==> 12-09 <==
Design mac_unit, start of the top module:
module mac_unit(input clk,en,clr,
                input [15:0]a,b,
                output [39:0]c);
clock: 6.57 ns
lec_check: 0
abc_area: 1
cap_margin: 20
core_aspect_ratio: 0.5
core_margin: 2
core_utilization: 72
cts_cluster_diameter: 400
cts_cluster_size: 98
hold_slack_margin: 0.28
place_density: 0.36
setup_slack_margin: 1.54
slew_margin: 20
tns_end_percent: 10
run.sh (not shown) runs the stock make flow with config.mk's settings and CLKGATE_MAP_FILE=.
==> 01-01: changes against 12-09 <==
- CAP_MARGIN: 20 -> 0
- CORE_ASPECT_RATIO: 0.5 -> default
- CORE_UTILIZATION: 72 -> 70
- CTS_CLUSTER_DIAMETER: 400 -> 260
- CTS_CLUSTER_SIZE: 98 -> default
- HOLD_SLACK_MARGIN: 0.28 -> default
- PLACE_DENSITY: 0.36 -> default
- SETUP_SLACK_MARGIN: 1.54 -> 1.8
- TNS_END_PERCENT: 10 -> default
==> flow/constraint.sdc (replaced) <==
create_clock -name core_clock -period 11.4 [get_ports {clk}]
set_input_delay 2.2800 -clock core_clock [delete_from_list [all_inputs] [get_ports {clk}]]
set_output_delay 2.2800 -clock core_clock [all_outputs]
set_load 0.01 [all_outputs]
==> summary of the runs <==
01-01 finished but failed the layout checks on setup timing. 12-09 finished but failed the layout checks on setup timing.
Between 12-09 and 01-01, the lower routed wire length is in 01-01 (gap 8.0%, measured against 01-01).
Against 12-09, the cell area of 01-01 is larger by about 0.22%.
In synthesized area, 01-01 and 12-09 do not differ.
In 01-01 the register-to-register slack is higher than in 12-09, by 4.8 ns.
Between 12-09 and 01-01, the lower setup slack is in 12-09 (gap 4.8 ns).
==> figures <==
| quantity | 12-09 | 01-01 |
|---|---|---|
| Placed Instances | 2687 | 2645 |
| Post-placement setup slack | -6.91 ns | -2.03 ns |
| Final Instance Area | 0.0203 mm² | 0.0204 mm² |
| Fin crit share | 204% | 117% |
| Critical path arrival | 13.73 ns | 13.71 ns |
| WHS | 0.323 ns | 0.327 ns |
| Status | finished with violations | finished with violations |
| Violated checks | setup timing | setup timing |
| Buffer count excluding the clock tree in the final layout | 200 | 149 |
| Skew final | 0.0190 ns | 0.0209 ns |
| Critical Path Sink | a1.acc[36] | a1.acc[37] |

* * *

==> run a: inputs <==
Starting RTL as in the previous note.
export LEC_CHECK = 0
export CAP_MARGIN = 5
export CORE_MARGIN = 2
export CORE_UTILIZATION = 68
export CTS_CLUSTER_DIAMETER = 29
export CTS_CLUSTER_SIZE = 86
export HOLD_SLACK_MARGIN = -0.08
export MAX_ROUTING_LAYER = met4
export SETUP_SLACK_MARGIN = 1.23
export SLEW_MARGIN = 20
create_clock -name core_clock -period 9.96 [get_ports {clk}]
==> inputs of run b, as changes to run a <==
- CORE_ASPECT_RATIO: default -> 1.05
- CORE_UTILIZATION: 68 -> 44
- CTS_CLUSTER_DIAMETER: 29 -> default
- CTS_CLUSTER_SIZE: 86 -> default
- HOLD_SLACK_MARGIN: -0.08 -> default
- MAX_ROUTING_LAYER: met4 -> default
- SETUP_SLACK_MARGIN: 1.23 -> default
- SLEW_MARGIN: 20 -> 30
==> flow/constraint.sdc (replaced) <==
create_clock -name core_clock -period 13.5 [get_ports {clk}]
set_input_delay 2.7000 -clock core_clock [delete_from_list [all_inputs] [get_ports {clk}]]
set_output_delay 2.7000 -clock core_clock [all_outputs]
set_load 0.01 [all_outputs]
==> comparison table <==
| metric | run b | run a |
|---|---|---|
| Worst reg2reg path depth | 52 | 51 |
| Max frequency | 75.95 MHz | 76.65 MHz |
| Met1 wire length | 15.47 mm | 15.90 mm |
| HPWL after detailed placement | 25.63 mm | 27.97 mm |
| Outcome | timing/DRC/antenna clean | finished with violations |
| Violated checks | - | setup timing |
| Post-Place Cells | 2112 | 1981 |
| Final RePlAce weighted congestion | 0.8688 | 0.9192 |
| Clock latency on the worst-skew pair | 460 ps | 440 ps |
| Clock period minus final worst setup slack | 13170 ps | 13050 ps |
| Sum of routed wire length over all layers | 31.62 mm | 37.11 mm |

* * *

==> yarrow <==
mac_unit again, from the RTL that the note above started with.
make LEC_CHECK=0 ABC_AREA=1 CAP_MARGIN=0 CORE_ASPECT_RATIO=0.92 CORE_MARGIN=2 CORE_UTILIZATION=72 CTS_CLUSTER_DIAMETER=260 HOLD_SLACK_MARGIN=0.29 PLACE_DENSITY=0.66 SETUP_SLACK_MARGIN=-0.65 SLEW_MARGIN=40 finish   # period 11.4 ns
==> inputs of lagoon, as changes to yarrow <==
ABC_AREA = not set   (was 1)
CAP_MARGIN = 20   (was 0)
CORE_ASPECT_RATIO = not set   (was 0.92)
CORE_UTILIZATION = 40   (was 72)
CTS_CLUSTER_DIAMETER = not set   (was 260)
HOLD_SLACK_MARGIN = not set   (was 0.29)
PLACE_DENSITY = not set   (was 0.66)
SETUP_SLACK_MARGIN = not set   (was -0.65)
SLEW_MARGIN = 20   (was 40)
==> flow/constraint.sdc (replaced) <==
create_clock -name core_clock -period 9.88 [get_ports {clk}]
set_input_delay 1.9760 -clock core_clock [delete_from_list [all_inputs] [get_ports {clk}]]
set_output_delay 1.9760 -clock core_clock [all_outputs]
set_load 0.01 [all_outputs]
==> inputs of juniper, as changes to yarrow <==
CORE_ASPECT_RATIO = 0.93   (was 0.92)
HOLD_SLACK_MARGIN = -0.09   (was 0.29)
SETUP_SLACK_MARGIN = 2.23   (was -0.65)
SLEW_MARGIN = 20   (was 40)
==> run_results.csv <==
group,metric,value,unit
run_status,outcome,"finished with violations",
run_status,violations,"setup timing",
routing,wirelength_met1,16.2,mm
sta,finalSetupViolCount,24,
hold_path,hold_start,"m1.m2.clk_a[1]",
sta,fin_ws,-3240,ps
routing,vias,10500,
clock_network,post-cts-setup-buffers,5,
synth,ys_top_cells_by_count,"313 x inv_1, 264 x ha_1, 244 x and2_1, 194 x fa_1, 168 x dfxtp_1",
critical_path,cp.arrival,13450,ps
synth,xor_share,3.37,%
synth,synth_top_area_share,24.9,%
placed_design,dp_slack,-3210,ps
[end of results for lagoon]
==> run_results.csv <==
group,metric,value,unit
routing,vias,14500,
hold_path,hold_start,"m1.clk_b[11]",
run_status,outcome,"finished with violations",
synth,xor_share,2.29,%
sta,fin_ws,-2040,ps
synth,ys_top_cells_by_count,"692 x inv_1, 524 x nand2_1, 264 x ha_1, 194 x fa_1, 168 x dfxtp_1",
run_status,violations,"setup timing",
critical_path,cp.arrival,13780,ps
sta,finalSetupViolCount,18,
die,rows,54,
critical_path,r2r-start,"m1.m2.mu2.m1.clk_b[1]",
placed_design,dp_slack,-2020,ps
critical_path,timing.rr.end,"a1.acc[33]",
clock_network,post-cts-setup-buffers,1,
routing,wirelength_met1,18.2,mm
critical_path,critPathMaxStageDelay,520,ps
[end of results for juniper]
==> run_results.csv <==
group,metric,value,unit
run_status,violations,"setup timing",
sta,fin_ws,-2030,ps
routing,wl_per_cell,18.0,um
synth,ys_top_cells_by_count,"692 x inv_1, 524 x nand2_1, 264 x ha_1, 194 x fa_1, 168 x dfxtp_1",
placed_design,dp_slack,-2030,ps
routing,wirelength_met1,18.0,mm
critical_path,cp.arrival,13790,ps
synth,synth_top_area_share,22.6,%
synth,xor_share,2.29,%
sta,finalSetupViolCount,19,
run_status,outcome,"finished with violations",
hold_path,hold_start,"m1.m2.clk_b[2]",
[end of results for yarrow]

* * *

==> delta <==
mac_unit again, from the RTL that the note above started with.
clock: 9.8 ns
lec_check: 0
cap_margin: 5
cell_pad_in_sites_detail_placement: 1
cell_pad_in_sites_global_placement: 3
core_aspect_ratio: 1.05
core_margin: 6
core_utilization: 44
cts_cluster_diameter: 394
cts_cluster_size: 98
gpl_routability_driven: 0
gpl_timing_driven: 0
slew_margin: 40
tns_end_percent: 85
==> inputs of willow, as changes to delta <==
CELL_PAD_IN_SITES_DETAIL_PLACEMENT = unset   (was 1)
CELL_PAD_IN_SITES_GLOBAL_PLACEMENT = unset   (was 3)
CORE_ASPECT_RATIO = unset   (was 1.05)
CORE_MARGIN = 2   (was 6)
CORE_UTILIZATION = 65   (was 44)
CTS_CLUSTER_DIAMETER = 29   (was 394)
CTS_CLUSTER_SIZE = 86   (was 98)
GPL_ROUTABILITY_DRIVEN = unset   (was 0)
GPL_TIMING_DRIVEN = unset   (was 0)
SETUP_SLACK_MARGIN = 1.23   (was unset)
SLEW_MARGIN = 20   (was 40)
TNS_END_PERCENT = unset   (was 85)
==> flow/constraint.sdc (replaced) <==
create_clock -name core_clock -period 9.96 [get_ports {clk}]
set_input_delay 1.9920 -clock core_clock [delete_from_list [all_inputs] [get_ports {clk}]]
set_output_delay 1.9920 -clock core_clock [all_outputs]
set_load 0.01 [all_outputs]
==> inputs of harbor, as changes to delta <==
ABC_AREA = 1   (was unset)
CAP_MARGIN = 20   (was 5)
CELL_PAD_IN_SITES_DETAIL_PLACEMENT = unset   (was 1)
CELL_PAD_IN_SITES_GLOBAL_PLACEMENT = unset   (was 3)
CORE_ASPECT_RATIO = 0.5   (was 1.05)
CORE_MARGIN = 2   (was 6)
CORE_UTILIZATION = 72   (was 44)
CTS_CLUSTER_DIAMETER = 400   (was 394)
GPL_ROUTABILITY_DRIVEN = unset   (was 0)
GPL_TIMING_DRIVEN = unset   (was 0)
SETUP_SLACK_MARGIN = 1.54   (was unset)
SLEW_MARGIN = 20   (was 40)
TNS_END_PERCENT = unset   (was 85)
==> flow/constraint.sdc (replaced) <==
create_clock -name core_clock -period 6.57 [get_ports {clk}]
set_input_delay 1.3140 -clock core_clock [delete_from_list [all_inputs] [get_ports {clk}]]
set_output_delay 1.3140 -clock core_clock [all_outputs]
set_load 0.01 [all_outputs]
==> results <==
willow completed and failed the layout checks on negative setup slack. harbor reached the layout checks and failed them: negative setup slack. delta produced a layout that fails on negative setup slack. In synthesized cell count, delta and willow do not differ. Final cell count: willow < delta < harbor. In delta the non-clock buffer count is lower than in harbor, by 47. Core utilization: harbor is higher than willow (9.2 points). In delta the final area is lower than in harbor, by about 12%. The first-iteration DRC count of harbor is 5.5 times that of delta. Via count: harbor > willow > delta.

* * *

==> inputs of wip/nickel <==
mac_unit again, from the RTL that the note above started with.
clock: 13.6 ns
lec_check: 0
abc_area: 1
cap_margin: 5
cell_pad_in_sites_detail_placement: 1
cell_pad_in_sites_global_placement: 1
core_aspect_ratio: 1.19
core_margin: 7
core_utilization: 18
cts_cluster_diameter: 360
cts_cluster_size: 34
gpl_routability_driven: 1
gpl_timing_driven: 0
max_routing_layer: met4
min_routing_layer: met2
place_density: 0.63
setup_slack_margin: 2.14
slew_margin: 20
tns_end_percent: 90
==> wip/amber (differences from wip/nickel) <==
==> flow/config.mk (replaced) <==
export PLATFORM = sky130hd
export DESIGN_NAME = mac_unit
export DESIGN_NICKNAME = mac_unit
export VERILOG_FILES = /design/flow/design.v
export SDC_FILE = /design/flow/constraint.sdc
export NUM_CORES = 4
export LEC_CHECK = 0
export CAP_MARGIN = 20
export CORE_MARGIN = 2
export CORE_UTILIZATION = 13
export SLEW_MARGIN = 20
==> flow/constraint.sdc (replaced) <==
create_clock -name core_clock -period 19.7 [get_ports {clk}]
set_input_delay 3.9400 -clock core_clock [delete_from_list [all_inputs] [get_ports {clk}]]
set_output_delay 3.9400 -clock core_clock [all_outputs]
set_load 0.01 [all_outputs]
==> wip/zinc (differences from wip/nickel) <==
==> flow/config.mk (replaced) <==
export PLATFORM = sky130hd
export DESIGN_NAME = mac_unit
export DESIGN_NICKNAME = mac_unit
export VERILOG_FILES = /design/flow/design.v
export SDC_FILE = /design/flow/constraint.sdc
export NUM_CORES = 4
export LEC_CHECK = 0
export ABC_AREA = 1
export CAP_MARGIN = 5
export CELL_PAD_IN_SITES_DETAIL_PLACEMENT = 0
export CELL_PAD_IN_SITES_GLOBAL_PLACEMENT = 1
export CORE_MARGIN = 2
export CORE_UTILIZATION = 72
export CTS_CLUSTER_SIZE = 17
export GPL_ROUTABILITY_DRIVEN = 0
export MAX_ROUTING_LAYER = met4
export SETUP_SLACK_MARGIN = -0.49
export SLEW_MARGIN = 20
==> flow/constraint.sdc (replaced) <==
create_clock -name core_clock -period 6.93 [get_ports {clk}]
set_input_delay 1.3860 -clock core_clock [delete_from_list [all_inputs] [get_ports {clk}]]
set_output_delay 1.3860 -clock core_clock [all_outputs]
set_load 0.01 [all_outputs]
==> results.py <==
# Generated from Yosys and OpenROAD reports
metrics = {
    "status": {
        "status": "stopped before the end",
        "failing_step": "global placement without I/O (3_1_place_gp_skip_io)",
        "error": "[ERROR GPL-0301] Utilization 106.923 % exceeds 100%.",
    },
    "floorplan": {
        "die_x_um": 159,
        "die_y_um": 159,
    },
}
That was wip/zinc.
==> results.py <==
# Physical implementation metrics
metrics = {
    "status": {
        "status": "finished with violations",
        "violatedChecks": "negative setup slack",
    },
    "final_timing": {
        "final-setup-viol-count": 8,
        "fin_ws_ns": -0.221,
    },
    "floorplan": {
        "die_y_um": 351,
        "die_x_um": 297,
    },
    "final_layout": {
        "logic_area_um2": 12200,
    },
}
That was wip/nickel.
==> results.py <==
# Physical implementation metrics
metrics = {
    "status": {
        "status": "finished clean",
    },
    "final_layout": {
        "seq-cell-share": 0.178,
        "largestClassByArea": "combinational gates",
    },
    "floorplan": {
        "die_x_um": 350,
        "die_y_um": 350,
    },
    "worst_setup_path": {
        "crit_arrival_ns": 14.74,
    },
    "global_route": {
        "grt_antenna_before_repair": 8,
    },
    "synth": {
        "synth.top_cell.area_share": 0.249,
    },
}
That was wip/amber.

* * *

==> inputs of maple <==
Starting RTL as in the previous note.
Design mac_unit, start of the top module:
module mac_unit(input clk,en,clr,
                input [15:0]a,b,
                output [39:0]c);
make LEC_CHECK=0 ABC_AREA=0 CAP_MARGIN=20 CORE_MARGIN=2 CORE_UTILIZATION=68 GPL_TIMING_DRIVEN=0 HOLD_SLACK_MARGIN=0.21 MIN_ROUTING_LAYER=met1 PLACE_DENSITY=0.62 SETUP_SLACK_MARGIN=1.58 SLEW_MARGIN=5 TNS_END_PERCENT=80 finish   # period 13.7 ns
==> indigo: changes against maple <==
- ABC_AREA: 0 -> default
- CORE_UTILIZATION: 68 -> 40
- GPL_TIMING_DRIVEN: 0 -> default
- HOLD_SLACK_MARGIN: 0.21 -> default
- MIN_ROUTING_LAYER: met1 -> default
- PLACE_DENSITY: 0.62 -> default
- SETUP_SLACK_MARGIN: 1.58 -> default
- SLEW_MARGIN: 5 -> 20
- TNS_END_PERCENT: 80 -> default
==> flow/constraint.sdc (replaced) <==
create_clock -name core_clock -period 13.5 [get_ports {clk}]
set_input_delay 2.7000 -clock core_clock [delete_from_list [all_inputs] [get_ports {clk}]]
set_output_delay 2.7000 -clock core_clock [all_outputs]
set_load 0.01 [all_outputs]
==> job_summary.md <==
### Flow metrics

| Metric | Value |
|---|---|
| CP max FO | 2 |
| Core Util at FP | 40.4% |
| DR WL met2 | 15.1 mm |
| Status | timing/DRC/antenna clean |
| Core Util, Final | 46.8% |
That was indigo.
==> job_summary.md <==
### Flow metrics

| Metric | Value |
|---|---|
| Core Util, Final | 80.1% |
| DR WL met2 | 16.7 mm |
| Status | timing/DRC/antenna clean |
| CP max FO | 5 |
| Core Util at FP | 69.1% |
That was maple.

* * *

==> v33: inputs <==
Starting RTL as in the previous note.
Settings: LEC_CHECK=0, ABC_AREA=1, CAP_MARGIN=25, CELL_PAD_IN_SITES_DETAIL_PLACEMENT=0, CELL_PAD_IN_SITES_GLOBAL_PLACEMENT=1, CORE_MARGIN=2, CORE_UTILIZATION=55, CTS_CLUSTER_DIAMETER=254, CTS_CLUSTER_SIZE=100, GPL_ROUTABILITY_DRIVEN=0, MAX_ROUTING_LAYER=met4, PLACE_DENSITY=0.63, SETUP_SLACK_MARGIN=2.01, SLEW_MARGIN=20, TNS_END_PERCENT=5; clock period 7.58 ns.
==> v28 (differences from v33) <==
Settings changed: CAP_MARGIN 25 to 20, CELL_PAD_IN_SITES_DETAIL_PLACEMENT 0 to unset, CELL_PAD_IN_SITES_GLOBAL_PLACEMENT 1 to unset, CORE_UTILIZATION 55 to 70, CTS_CLUSTER_DIAMETER 254 to unset, CTS_CLUSTER_SIZE 100 to unset, GPL_ROUTABILITY_DRIVEN 0 to unset, MAX_ROUTING_LAYER met4 to unset, PLACE_DENSITY 0.63 to unset, SETUP_SLACK_MARGIN 2.01 to 1.8, TNS_END_PERCENT 5 to unset.
==> flow/constraint.sdc (replaced) <==
create_clock -name core_clock -period 13.9 [get_ports {clk}]
set_input_delay 2.7800 -clock core_clock [delete_from_list [all_inputs] [get_ports {clk}]]
set_output_delay 2.7800 -clock core_clock [all_outputs]
set_load 0.01 [all_outputs]
==> v6 (differences from v33) <==
Settings changed: ABC_AREA 1 to 0, CORE_MARGIN 2 to 7, CORE_UTILIZATION 55 to 47, CTS_CLUSTER_DIAMETER 254 to 98, CTS_CLUSTER_SIZE 100 to 34, GPL_TIMING_DRIVEN set to 0, PLACE_DENSITY 0.63 to unset, PLACE_DENSITY_LB_ADDON set to 0.05, SETUP_SLACK_MARGIN 2.01 to -0.46.
==> impl_metrics.ini <==
; generated from flow reports
[run_status]
run_status = failed layout checks
check.faults = setup timing

[global_route]
via_count_of_the_first_global_routing_pass = 10900

[timing]
timing.final.setup_violations = 30
final_critical_path_setup_slack_ns = -5.93
(the above is from v6)
==> impl_metrics.ini <==
; generated from flow reports
[run_status]
run_status = failed layout checks
check.faults = setup timing

[timing]
grt_setup_unrepaired = yes
timing.final.setup_violations = 30
worst-slew-pin-transition_ns = 0.713
final_critical_path_setup_slack_ns = -6.04

[global_route]
via_count_of_the_first_global_routing_pass = 14300
(the above is from v33)
==> impl_metrics.ini <==
; generated from flow reports
[global_route]
grt_util_all_layers_pct = 34.0
via_count_of_the_first_global_routing_pass = 14200

[timing]
final_critical_path_setup_slack_ns = 0.500
timing.final.setup_violations = 0

[run_status]
run_status = timing/DRC/antenna clean

[worst_setup_path]
reg2reg_depth = 58
(the above is from v28)
